job 756:
==> flow/design.v (excerpt) <==
module Cinema(input [17:0]SW, input clk, input rst, output reg [17:0]LEDR , input [3:0]KEY, output [7:0]HEX0,
			  output [7:0]HEX4, output [7:0]HEX5, output [7:0]HEX6, output [7:0]HEX7, output [7:0]HEX1, output [7:0]HEX2, output [7:0]HEX3);
For scale: ~2500 cells after synthesis, about 110 I/O pins, about 17000 um^2 of cells after synthesis.
Settings: LEC_CHECK=0, ABC_AREA=1, CAP_MARGIN=0, CELL_PAD_IN_SITES_DETAIL_PLACEMENT=1, CELL_PAD_IN_SITES_GLOBAL_PLACEMENT=1, CORE_ASPECT_RATIO=1.31, CORE_MARGIN=2, CORE_UTILIZATION=26, CTS_CLUSTER_DIAMETER=134, CTS_CLUSTER_SIZE=32, GPL_ROUTABILITY_DRIVEN=0, HOLD_SLACK_MARGIN=0.03, MAX_ROUTING_LAYER=met4, MIN_ROUTING_LAYER=met2, PLACE_DENSITY=0.49, SETUP_SLACK_MARGIN=3.4, SLEW_MARGIN=20, TNS_END_PERCENT=90; clock period 13.6 ns.
run.sh (not shown) runs the stock make flow with config.mk's settings and CLKGATE_MAP_FILE=.
STATUS run=job 756 STAGES=ALL_DONE FINAL_CHECKS=FAILED CAUSE=setup timing
--- input diff job 756..job 8478 ---
Settings: clearing TNS_END_PERCENT, which used to be 90; swapping 26 for 72 in CORE_UTILIZATION; clearing PLACE_DENSITY, which used to be 0.49; clearing CELL_PAD_IN_SITES_DETAIL_PLACEMENT, which used to be 1; clearing SETUP_SLACK_MARGIN, which used to be 3.4; swapping 134 for 383 in CTS_CLUSTER_DIAMETER; clearing CORE_ASPECT_RATIO, which used to be 1.31; clearing HOLD_SLACK_MARGIN, which used to be 0.03; swapping 32 for 72 in CTS_CLUSTER_SIZE; clearing MIN_ROUTING_LAYER, which used to be met2; clearing MAX_ROUTING_LAYER, which used to be met4; swapping 0 for 10 in CAP_MARGIN; clearing CELL_PAD_IN_SITES_GLOBAL_PLACEMENT, which used to be 1; clearing GPL_ROUTABILITY_DRIVEN, which used to be 0; swapping 13.6 for 11.6 in the clock period (ns, I/O delays scaled along).
--- outcome ---
Job 8478 got as far as 5_1_grt, where a tool error ended the run.
Number of distinct standard cells referenced by the synthesized netlist: job 8478 vs job 756, no meaningful difference
Comparing job 756 against job 8478, there is no change at all in top-level I/O count.
Job 8478 against job 756; number of cells in the design after placement is down by more than 10%.
Changes observed in job 8478 relative to job 756: y dimension of the die went down; placeable core area went down; pre-CTS setup slack went down; fraction of the core area occupied by cells at floorplan went up; horizontal extent of the die went down.
Note that the die size recorded for job 8478 amounts to 0.37 times the value seen in job 756.
> inputs changed (job 8478 -> job 2360)
Settings: CTS_CLUSTER_SIZE no longer set, was 72; ABC_AREA no longer set, was 1; CAP_MARGIN now 20, was 10; CORE_UTILIZATION now 40, was 72; CTS_CLUSTER_DIAMETER no longer set, was 383; the clock period (ns, I/O delays scaled along) now 19.2, was 11.6.
[summary]
The higher row count came out of job 2360. The number of instances in the synthesized netlist in job 2360 is 0.903 times that in job 8478. [compare] base=job 8478 new=job 2360: number of clock buffers inserted by TritonCTS saw little to no change; die size saw an increase; area of the core region saw an increase; placed wire-length estimate saw a decrease; XOR/XNOR share of the synthesized area saw an increase. Job 2360: PASS, flow complete, no timing, DRC or antenna violations. Delta(weighted congestion reported at the end of routability-driven placement, job 2360 - job 8478) < 0. The post-place setup slack of job 2360 was superior to that of job 8478. Measured against each other, job 2360 and job 8478 differ in total instance count after detailed placement, the higher figure coming from job 8478. Average footprint of a synthesized cell for job 2360: about 14% up relative to job 8478.
For job 4518, these inputs were changed with respect to job 2360:
Settings: PLACE_DENSITY_LB_ADDON newly set to 0.01; ABC_AREA newly set to 1; TNS_END_PERCENT newly set to 5; CORE_UTILIZATION changed from 40 to 72; HOLD_SLACK_MARGIN newly set to -0.08; the clock period (ns, I/O delays scaled along) changed from 19.2 to 14.5.
### Flow results
Job 4518: it failed with a tool error in 5_1_grt, so there are no final results.
Against job 2360 as the reference, job 4518 delivers a lower die outline height.
Job 4518 reports a lower cell area after synthesis than job 2360 does.
Against job 2360, job 4518 comes in about 45% lower on floorplan die area.
Side by side, count of instantiated cells in the yosys netlist turned out higher in job 4518 than in job 2360.
Against job 2360, job 4518 comes in 248 higher on synthesized cell count.

========
## tundra
Cinema again, from the RTL that the note above started with.
==> flow/config.mk <==
export PLATFORM = sky130hd
export DESIGN_NAME = Cinema
export DESIGN_NICKNAME = Cinema
export VERILOG_FILES = /design/flow/design.v
export SDC_FILE = /design/flow/constraint.sdc
export NUM_CORES = 4
export LEC_CHECK = 0
export ABC_AREA = 1
export CAP_MARGIN = 10
export CORE_MARGIN = 2
export CORE_UTILIZATION = 72
export CTS_CLUSTER_DIAMETER = 383
export CTS_CLUSTER_SIZE = 72
export HOLD_SLACK_MARGIN = 0.3
export SETUP_SLACK_MARGIN = -0.56
export SLEW_MARGIN = 20
==> flow/constraint.sdc <==
create_clock -name core_clock -period 11.0 [get_ports {clk}]
set_input_delay 2.2000 -clock core_clock [delete_from_list [all_inputs] [get_ports {clk}]]
set_output_delay 2.2000 -clock core_clock [all_outputs]
set_load 0.01 [all_outputs]
Tool error GRT-0232 stopped tundra during global routing (5_1_grt); no final results.
### tundra -> harbor
- clearing CTS_CLUSTER_SIZE, which used to be 72
- clearing HOLD_SLACK_MARGIN, which used to be 0.3
- swapping 10 for 20 in CAP_MARGIN
- clearing CTS_CLUSTER_DIAMETER, which used to be 383
- clearing ABC_AREA, which used to be 1
- putting PLACE_DENSITY_LB_ADDON at 0.01 where nothing was set
- clearing SETUP_SLACK_MARGIN, which used to be -0.56
- swapping 11.0 for 14.3 in the clock period (ns, I/O delays scaled along)
Findings:
- Although it ran to completion, harbor produced a layout that fails the final checks because of setup timing.
- Going from tundra to harbor, die boundary width rose 2.1 µm; die area rose 680 µm².
- On harbor: synthesis area per yosys is 2.8% higher than what tundra gave.
- harbor ended with less share of synthesized cell area in full adder, half adder and majority cells than tundra.
Setup changes, harbor to nickel
- putting MAX_ROUTING_LAYER at met4 where nothing was set
- putting TNS_END_PERCENT at 5 where nothing was set
- putting SETUP_SLACK_MARGIN at 4.25 where nothing was set
### Flow results
- nickel -> stages 100% | layout checks FAIL | setup timing
- nickel ended up with a higher clock buffer and inverter area fraction after layout than harbor did.
- Amount of wire on met3 after detailed routing, nickel vs harbor: down by more than a quarter
- The run showing the greater multi-input combinational area share is nickel.
- In nickel the synthesis-to-finish area growth turned out 2.2 points lower than in harbor.
- Of harbor and nickel, harbor shows the lower first-pass GRT wire length, with nickel above it.
- | number of ordinary and repair buffers in the finished layout | higher: harbor |
- The final reports for nickel and harbor show cell area lower in the former.
What juniper does differently from nickel at the input level:
- HOLD_SLACK_MARGIN now -0.08, previously not set
- CTS_CLUSTER_SIZE now 37, previously not set
- SETUP_SLACK_MARGIN now 4.19, was 4.25
- MAX_ROUTING_LAYER no longer set, was met4
- ABC_AREA now 1, previously not set
- the clock period (ns, I/O delays scaled along) now 14.1, was 14.3
## What came out
The remaining runs in nickel and juniper completed every stage, whereas juniper halted early. nickel had finished all stages when the layout checks came back failing, citing setup timing. Compared with nickel, juniper shows a lower average footprint of a synthesized cell. juniper vs. nickel: sequential cell area fraction in the yosys report shows an increase of 0.58 points; width of the die shows a reduction of 2.1 µm; post-synthesis compound-gate area fraction shows a reduction of 3.7 points; number of buffer cells added on primary ports shows no meaningful change; post-synthesis share of cell area spent on full adders, half adders and majority gates shows an increase of 0.26 points. Instance area at placement: higher on nickel. From nickel to juniper the numbers moved as follows: chip area in the Yosys report down 480 µm²; die area went down by 2.6%.
Setup changes, juniper to cedar
- PLACE_DENSITY_LB_ADDON: 0.01 -> unset
- ABC_AREA: 1 -> unset
- CTS_CLUSTER_SIZE: 37 -> unset
- CORE_UTILIZATION: 72 -> 43
- HOLD_SLACK_MARGIN: -0.08 -> unset
- SETUP_SLACK_MARGIN: 4.19 -> unset
- TNS_END_PERCENT: 5 -> unset
- the clock period (ns, I/O delays scaled along): 14.1 -> 14.2
The final report for cedar shows a completed flow and a layout that fails verification, specifically setup timing.
Comparing cedar and juniper, mean instance size in the synthesized netlist is higher on cedar.
Looking only at post-placement setup slack, and setting everything else aside, the higher value of cedar and juniper goes to juniper.
Post-synthesis share of cell area spent on and, or, nand and nor gates: cedar < juniper
Synthesized netlist cell count (juniper / cedar): 1.11
On die outline height: cedar sits above juniper.
Chip area | cedar above juniper
Changes in yarrow relative to cedar:
- changing CORE_UTILIZATION from 43 to 72
- setting CTS_CLUSTER_DIAMETER to 91 for the first time
- setting SETUP_SLACK_MARGIN to -0.8 for the first time
- changing the clock period (ns, I/O delays scaled along) from 14.2 to 14.4
==> comparison <==
Relative to cedar, path length in cells of the critical path has gone up in yarrow. [flow] yarrow | stages: complete | final checks: fail | reason: setup timing. | register fraction of the total cell area | yarrow vs cedar | 0.26 points higher |. Note that the post-placement cell count recorded for yarrow amounts to 0.928 times the value seen in cedar. [compare] base=cedar new=yarrow: die size decreased by about 40% relative to the old numbers; period utilization increased by 2.3 points relative to the old numbers.
